==> flow/design.v (excerpt) <==
module mult32x32_fast (
    input logic clk,             
    input logic reset,           
    input logic start,           
    input logic [31:0] a,        
    input logic [31:0] b,        
    output logic busy,           
    output logic [63:0] product  
);
Size in the first run: roughly 1,400 cells after synthesis, ~11,000 µm² of cells after synthesis.
==> flow/config.mk <==
export PLATFORM = sky130hd
export DESIGN_NAME = mult32x32_fast
export DESIGN_NICKNAME = mult32x32_fast
export VERILOG_FILES = /design/flow/design.v
export SDC_FILE = /design/flow/constraint.sdc
export NUM_CORES = 4
export LEC_CHECK = 0
export CAP_MARGIN = 20
export CORE_MARGIN = 2
export CORE_UTILIZATION = 61
export CTS_CLUSTER_SIZE = 60
export HOLD_SLACK_MARGIN = 0.26
export PLACE_DENSITY_LB_ADDON = 0.02
export SETUP_SLACK_MARGIN = 1.32
export SLEW_MARGIN = 20
export TNS_END_PERCENT = 5
==> flow/constraint.sdc <==
create_clock -name core_clock -period 5.1 [get_ports {clk}]
set_input_delay 1.0200 -clock core_clock [delete_from_list [all_inputs] [get_ports {clk}]]
set_output_delay 1.0200 -clock core_clock [all_outputs]
set_load 0.01 [all_outputs]
run.sh (not shown) runs the stock make flow with config.mk's settings and CLKGATE_MAP_FILE=.
The starting point died in global routing with GRT-0232.
Then changed:
Settings changed: CORE_UTILIZATION 61 to 40, CTS_CLUSTER_SIZE 60 to unset, HOLD_SLACK_MARGIN 0.26 to unset, PLACE_DENSITY_LB_ADDON 0.02 to unset, SETUP_SLACK_MARGIN 1.32 to unset, TNS_END_PERCENT 5 to unset.
Clock period 5.1 ns to 9.33 ns, I/O delays scaled along.
After rerunning: The new run completed without violations; synthesized cell count is unchanged; area after synthesis does not change; die size goes up by 51%.
Then changed:
Settings changed: CORE_UTILIZATION 40 to 58, SETUP_SLACK_MARGIN set to 2.06.
Clock period 9.33 ns to 8.24 ns, I/O delays scaled along.
Outcome:
- With this change the flow did not get past global routing on GRT-0232
- die size went down by 30%
- synthesized cell count is unchanged
- synthesized area does not change
Then changed:
Settings changed: CTS_CLUSTER_SIZE set to 54, HOLD_SLACK_MARGIN set to -0.1, SETUP_SLACK_MARGIN 2.06 to -0.49.
Clock period 8.24 ns to 8.6 ns, I/O delays scaled along.
With this change the flow finished but failed the layout checks on setup timing.
Area after synthesis stays the same.
Die area is unchanged.
Synthesized cell count does not change.
Then changed:
Settings changed: CORE_UTILIZATION 58 to 68, CTS_CLUSTER_SIZE 54 to 39, HOLD_SLACK_MARGIN -0.1 to unset.
Clock period 8.6 ns to 9.27 ns, I/O delays scaled along.
After rerunning: Now the flow aborted during global routing (GRT-0232); synthesized area stays the same; synthesized cell count stays the same; die area shrinks by about 14%.
Then changed:
Settings changed: CORE_UTILIZATION 68 to 40, CTS_CLUSTER_SIZE 39 to unset, SETUP_SLACK_MARGIN -0.49 to unset.
Clock period 9.27 ns to 9.5 ns, I/O delays scaled along.
=> The changed run produced a clean layout. Die area rose by about 70%. Area after synthesis is unchanged. Synthesized cell count is unchanged.

---

== build 81 ==
mult32x32_fast again, from the RTL that the note above started with.
clock: 8.2 ns
lec_check: 0
abc_area: 1
cap_margin: 35
cell_pad_in_sites_global_placement: 1
core_aspect_ratio: 1.05
core_margin: 3
core_utilization: 29
cts_cluster_size: 92
gpl_routability_driven: 0
gpl_timing_driven: 0
max_routing_layer: met4
setup_slack_margin: 1.34
slew_margin: 20
Having completed the whole flow, build 81 delivered a layout that passed the timing, design-rule and antenna checks.
What build 78 does differently from build 81 at the input level:
- CAP_MARGIN: 35 -> 20
- CORE_UTILIZATION: 29 -> 57
- GPL_TIMING_DRIVEN: 0 -> unset
- CTS_CLUSTER_SIZE: 92 -> unset
- CORE_ASPECT_RATIO: 1.05 -> unset
- SETUP_SLACK_MARGIN: 1.34 -> unset
- MAX_ROUTING_LAYER: met4 -> unset
- CELL_PAD_IN_SITES_GLOBAL_PLACEMENT: 1 -> unset
- CORE_MARGIN: 3 -> 2
- ABC_AREA: 1 -> unset
- GPL_ROUTABILITY_DRIVEN: 0 -> unset
- the clock period (ns, I/O delays scaled along): 8.2 -> 5.18
Notes after the runs:
- Build 78 did not run to completion, as it errored out during 5_1_grt.
- Post-synthesis sequential area ratio came out higher on build 78 than on build 81.
- Post-synth area from yosys stat ended up 12% lower on build 78 than on build 81.
- Relative to build 81, the number of instances resized during post-cts repair of build 78 is lower by 289.
- Die: build 78 smaller than build 81
- Placed instance count for build 78 is lower than for build 81.
Changes in build 33 relative to build 78:
- SETUP_SLACK_MARGIN now 1.24, previously not set
- CORE_UTILIZATION now 58, was 57
Results
Tool error GRT-0116 stopped build 33 during 5_1_grt; no final results.
Core area: build 33 lower than build 78
Total of cells resized after clock tree synthesis: build 78 and build 33 compared, higher one is build 33
Build 78 -> build 33: final RePlAce weighted congestion increased by a few percent
Die area ends up higher on build 78.

---

oak:
The RTL this note starts from:
==> flow/design.v <==
module mult32x32_fast_arith (
    input logic clk,              
    input logic reset,            
    input logic [31:0] a,         
    input logic [31:0] b,         
    input logic [1:0] a_sel,      
    input logic b_sel,            
    input logic [2:0] shift_sel,  
    input logic upd_prod,         
    input logic clr_prod,         
    output logic a_msb_is_0,      
    output logic b_msw_is_0,      
    output logic [63:0] product   
);
    logic [7:0] a_out;
    logic [15:0] b_out;
    logic [24:0] multi_out;
    logic [63:0] shift_out;
    logic [63:0] adder_out;
    logic [63:0] ff_out;
    assign a_msb_is_0 = ~|a[31:24];  
    assign b_msw_is_0 = ~|b[31:16];  
    always_comb begin
        case (a_sel)
            2'd0: a_out = a[7:0];
            2'd1: a_out = a[15:8];
            2'd2: a_out = a[23:16];
            2'd3: a_out = a[31:24];
            default: a_out = 8'd0;
        endcase
    end
    always_comb begin
        case (b_sel)
            1'b0: b_out = b[15:0];
            1'b1: b_out = b[31:16];
            default: b_out = 16'd0;
        endcase
    end
    always_comb begin
        multi_out = b_out * a_out;
    end
    always_comb begin
        case (shift_sel)
            3'd0: shift_out = multi_out << 0;
            3'd1: shift_out = multi_out << 8;
            3'd2: shift_out = multi_out << 16;
            3'd3: shift_out = multi_out << 24;
            3'd4: shift_out = multi_out << 32;
            3'd5: shift_out = multi_out << 40;
            default: shift_out = 64'd0;
        endcase
    end
    always_comb begin
        adder_out = shift_out + ff_out;
    end
    always_ff @(posedge clk or posedge reset) begin
        if (reset) begin
            ff_out <= '0;
        end else begin
            if (clr_prod) begin
                ff_out <= '0;
            end else if (upd_prod) begin
                ff_out <= adder_out;
            end 
        end 
    end
   assign product = ff_out;
endmodule
module mult32x32_fast_fsm (
    input logic clk,               
    input logic reset,             
    input logic start,             
    input logic a_msb_is_0,        
    input logic b_msw_is_0,        
    output logic busy,             
    output logic [1:0] a_sel,      
    output logic b_sel,            
    output logic [2:0] shift_sel,  
    output logic upd_prod,         
    output logic clr_prod          
);
    typedef enum {
        idle_st,
        a0_b0_st,
        a1_b0_st,
        a2_b0_st,
        a3_b0_st,
        a0_b1_st,
        a1_b1_st,
        a2_b1_st,
        a3_b1_st
      } sm_type;
    sm_type current_state;
    sm_type next_state;
    always_ff @(posedge clk, posedge reset) begin
        if (reset == 1'b1) begin
            current_state <= idle_st;
        end
        else begin
            current_state <= next_state;
        end
    end
    always_comb begin
        next_state = current_state;
        busy = 1'b1;
        a_sel = 2'b00;
        b_sel = 1'b0;
        shift_sel = 3'b000;  
        upd_prod = 1'b1;
        clr_prod = 1'b0;
        case (current_state)
            idle_st: begin
                busy = 1'b0;
                if (start == 1'b1) begin
                    next_state = a0_b0_st;
                    upd_prod = 1'b0;
                    clr_prod = 1'b1;
                end
                else begin
                    upd_prod = 1'b0;
                    clr_prod = 1'b0;
                end
            end
            a0_b0_st: begin
                next_state = a1_b0_st;
                shift_sel = 3'b000;  
            end
            a1_b0_st: begin
                next_state = a2_b0_st;
                a_sel = 2'b01;
                shift_sel = 3'b001;  
            end
            a2_b0_st: begin
                a_sel = 2'b10;
                shift_sel = 3'b010;  
                if (a_msb_is_0 == 1'b1) begin
                    if (b_msw_is_0 == 1'b1) begin
                        next_state = idle_st;
                    end
                    else begin
                        next_state = a0_b1_st;
                    end
                end
                else begin
                    next_state = a3_b0_st;
                end
            end
            a3_b0_st: begin
                a_sel = 2'b11;
                shift_sel = 3'b011;  
                if (b_msw_is_0 == 1'b1) begin
                    next_state = idle_st;
                end
                else begin
                    next_state = a0_b1_st;
                end
            end
            a0_b1_st: begin
                next_state = a1_b1_st;
                a_sel = 2'b00;
                b_sel = 1'b1;
                shift_sel = 3'b010;  
            end
            a1_b1_st: begin
                next_state = a2_b1_st;
                a_sel = 2'b01;
                b_sel = 1'b1;
                shift_sel = 3'b011;  
            end
            a2_b1_st: begin
                a_sel = 2'b10;
                b_sel = 1'b1;
                shift_sel = 3'b100;  
                if (a_msb_is_0 == 1'b1) begin
                    next_state = idle_st;
                end
                else begin
                    next_state = a3_b1_st;
                end
            end
            a3_b1_st: begin
                a_sel = 2'b11;
                b_sel = 1'b1;
                shift_sel = 3'b101;  
                busy = 1'b1;
                if (start == 0) begin
                    next_state = idle_st;
                end
                else begin
                    next_state = a0_b0_st;
                    upd_prod = 1'b0;
                    clr_prod = 1'b1;
                end
            end
        endcase
    end
endmodule
module mult32x32_fast (
    input logic clk,             
    input logic reset,           
    input logic start,           
    input logic [31:0] a,        
    input logic [31:0] b,        
    output logic busy,           
    output logic [63:0] product  
);
    logic [1:0] a_sel;
    logic b_sel;
    logic [2:0] shift_sel;
    logic upd_prod;
    logic clr_prod;
    logic a_msb_is_0;
    logic b_msw_is_0;
    mult32x32_fast_fsm f_fsm_m(
        .clk(clk),
        .reset(reset),
        .start(start),
        .busy(busy),
        .a_sel(a_sel),
        .b_sel(b_sel),
        .shift_sel(shift_sel),
        .upd_prod(upd_prod),
        .clr_prod(clr_prod),
        .a_msb_is_0(a_msb_is_0),
        .b_msw_is_0(b_msw_is_0)
    );
    mult32x32_fast_arith f_arith_m(
        .clk(clk),
        .reset(reset),
        .a(a),
        .b(b),
        .a_sel(a_sel),
        .b_sel(b_sel),
        .shift_sel(shift_sel),
        .upd_prod(upd_prod),
        .clr_prod(clr_prod),
        .a_msb_is_0(a_msb_is_0),
        .b_msw_is_0(b_msw_is_0),
        .product(product)
    );
endmodule
==> flow/config.mk <==
export PLATFORM = sky130hd
export DESIGN_NAME = mult32x32_fast
export DESIGN_NICKNAME = mult32x32_fast
export VERILOG_FILES = /design/flow/design.v
export SDC_FILE = /design/flow/constraint.sdc
export NUM_CORES = 4
export LEC_CHECK = 0
export CAP_MARGIN = 20
export CORE_MARGIN = 2
export CORE_UTILIZATION = 57
export SETUP_SLACK_MARGIN = -0.82
export SLEW_MARGIN = 20
==> flow/constraint.sdc <==
create_clock -name core_clock -period 8.26 [get_ports {clk}]
set_input_delay 1.6520 -clock core_clock [delete_from_list [all_inputs] [get_ports {clk}]]
set_output_delay 1.6520 -clock core_clock [all_outputs]
set_load 0.01 [all_outputs]
oak finished every stage; the final checks, however, were not passed, the failures being setup timing.
Input-level comparison between pine and oak:
-- flow/config.mk --
<<< oak, line 8
export CAP_MARGIN = 20
export CORE_MARGIN = 2
export CORE_UTILIZATION = 57
export SETUP_SLACK_MARGIN = -0.82
export SLEW_MARGIN = 20
>>> pine, line 8
export CAP_MARGIN = 20
export CORE_MARGIN = 2
export CORE_UTILIZATION = 70
export CTS_CLUSTER_SIZE = 39
export PLACE_DENSITY = 0.71
export SETUP_SLACK_MARGIN = -0.82
export SLEW_MARGIN = 20
export TNS_END_PERCENT = 5
==> flow/constraint.sdc <==
create_clock -name core_clock -period 9.39 [get_ports {clk}]
set_input_delay 1.8780 -clock core_clock [delete_from_list [all_inputs] [get_ports {clk}]]
set_output_delay 1.8780 -clock core_clock [all_outputs]
set_load 0.01 [all_outputs]
[summary]
pine did not make it past global routing, where a tool error ended it. From oak to pine, maximum number of buffers from clock root to sink did not move at all. From pine to oak, number of hold buffers added after CTS did not move at all. Die size (higher): oak. Between oak and pine, the synthesized area figures differ only marginally. Vertical extent of the die in pine is 9.5% lower than in oak. Relative to oak, placer congestion estimate decreased by about 0.8% in pine. pine ends up with lower cell total after placement than oak does. Going from oak to pine, row count -5; post-CTS repair timing setup buffer count -26; register share after synthesis barely changed.
[inputs] birch vs pine
-- flow/config.mk --
<<< pine, line 8
export CAP_MARGIN = 20
export CORE_MARGIN = 2
export CORE_UTILIZATION = 70
export CTS_CLUSTER_SIZE = 39
export PLACE_DENSITY = 0.71
export SETUP_SLACK_MARGIN = -0.82
export SLEW_MARGIN = 20
>>> birch, line 8
export CAP_MARGIN = 20
export CORE_MARGIN = 2
export CORE_UTILIZATION = 65
export SETUP_SLACK_MARGIN = -0.82
export SLEW_MARGIN = 20
birch vs pine — HPWL after detailed placement dropped by a little under 10%
Starting utilization of the core area: birch vs pine down 5.6 points
As of birch, core box area had risen by a little under 10% compared to pine.
birch ran in full, but the layout does not pass; the checks complain about setup timing.
birch against pine: cell area after placement increased 230 um2; number of placed instances, taps included shows an increase of 30; area fraction in and, or, nand and nor cells after synthesis did not really move; worst slack at placement higher.
pine → birch: proportion of synthesized area in mux cells saw little to no change, die span in x increased 3.7%, full die area went up.
diff inputs: birch => maple
-- flow/config.mk --
<<< birch, line 8
export CAP_MARGIN = 20
export CORE_MARGIN = 2
export CORE_UTILIZATION = 65
export SETUP_SLACK_MARGIN = -0.82
export SLEW_MARGIN = 20
export TNS_END_PERCENT = 5
>>> maple, line 8
export CAP_MARGIN = 20
export CORE_MARGIN = 2
export CORE_UTILIZATION = 58
export SETUP_SLACK_MARGIN = -0.49
export SLEW_MARGIN = 20
==> flow/constraint.sdc <==
create_clock -name core_clock -period 8.6 [get_ports {clk}]
set_input_delay 1.7200 -clock core_clock [delete_from_list [all_inputs] [get_ports {clk}]]
set_output_delay 1.7200 -clock core_clock [all_outputs]
set_load 0.01 [all_outputs]
--- outcome ---
Re count of port buffers added during placement: no difference whatsoever between maple and birch.
Against birch as the reference, maple delivers a higher placed standard-cell area.
Setup slack was higher in maple than in birch.
~same hold slack in birch and maple
Although maple finished all stages, its layout failed final checks on setup timing.
birch ran in full, but the layout does not pass; the checks complain about setup timing.
Highest signal layer in the routed design: met4 -> maple, met5 -> birch
maple vs. birch: final area went up, critical path depth in cells decreased by 2 relative to the old numbers, delay of the slowest cell on the worst path went down 0.04 ns.
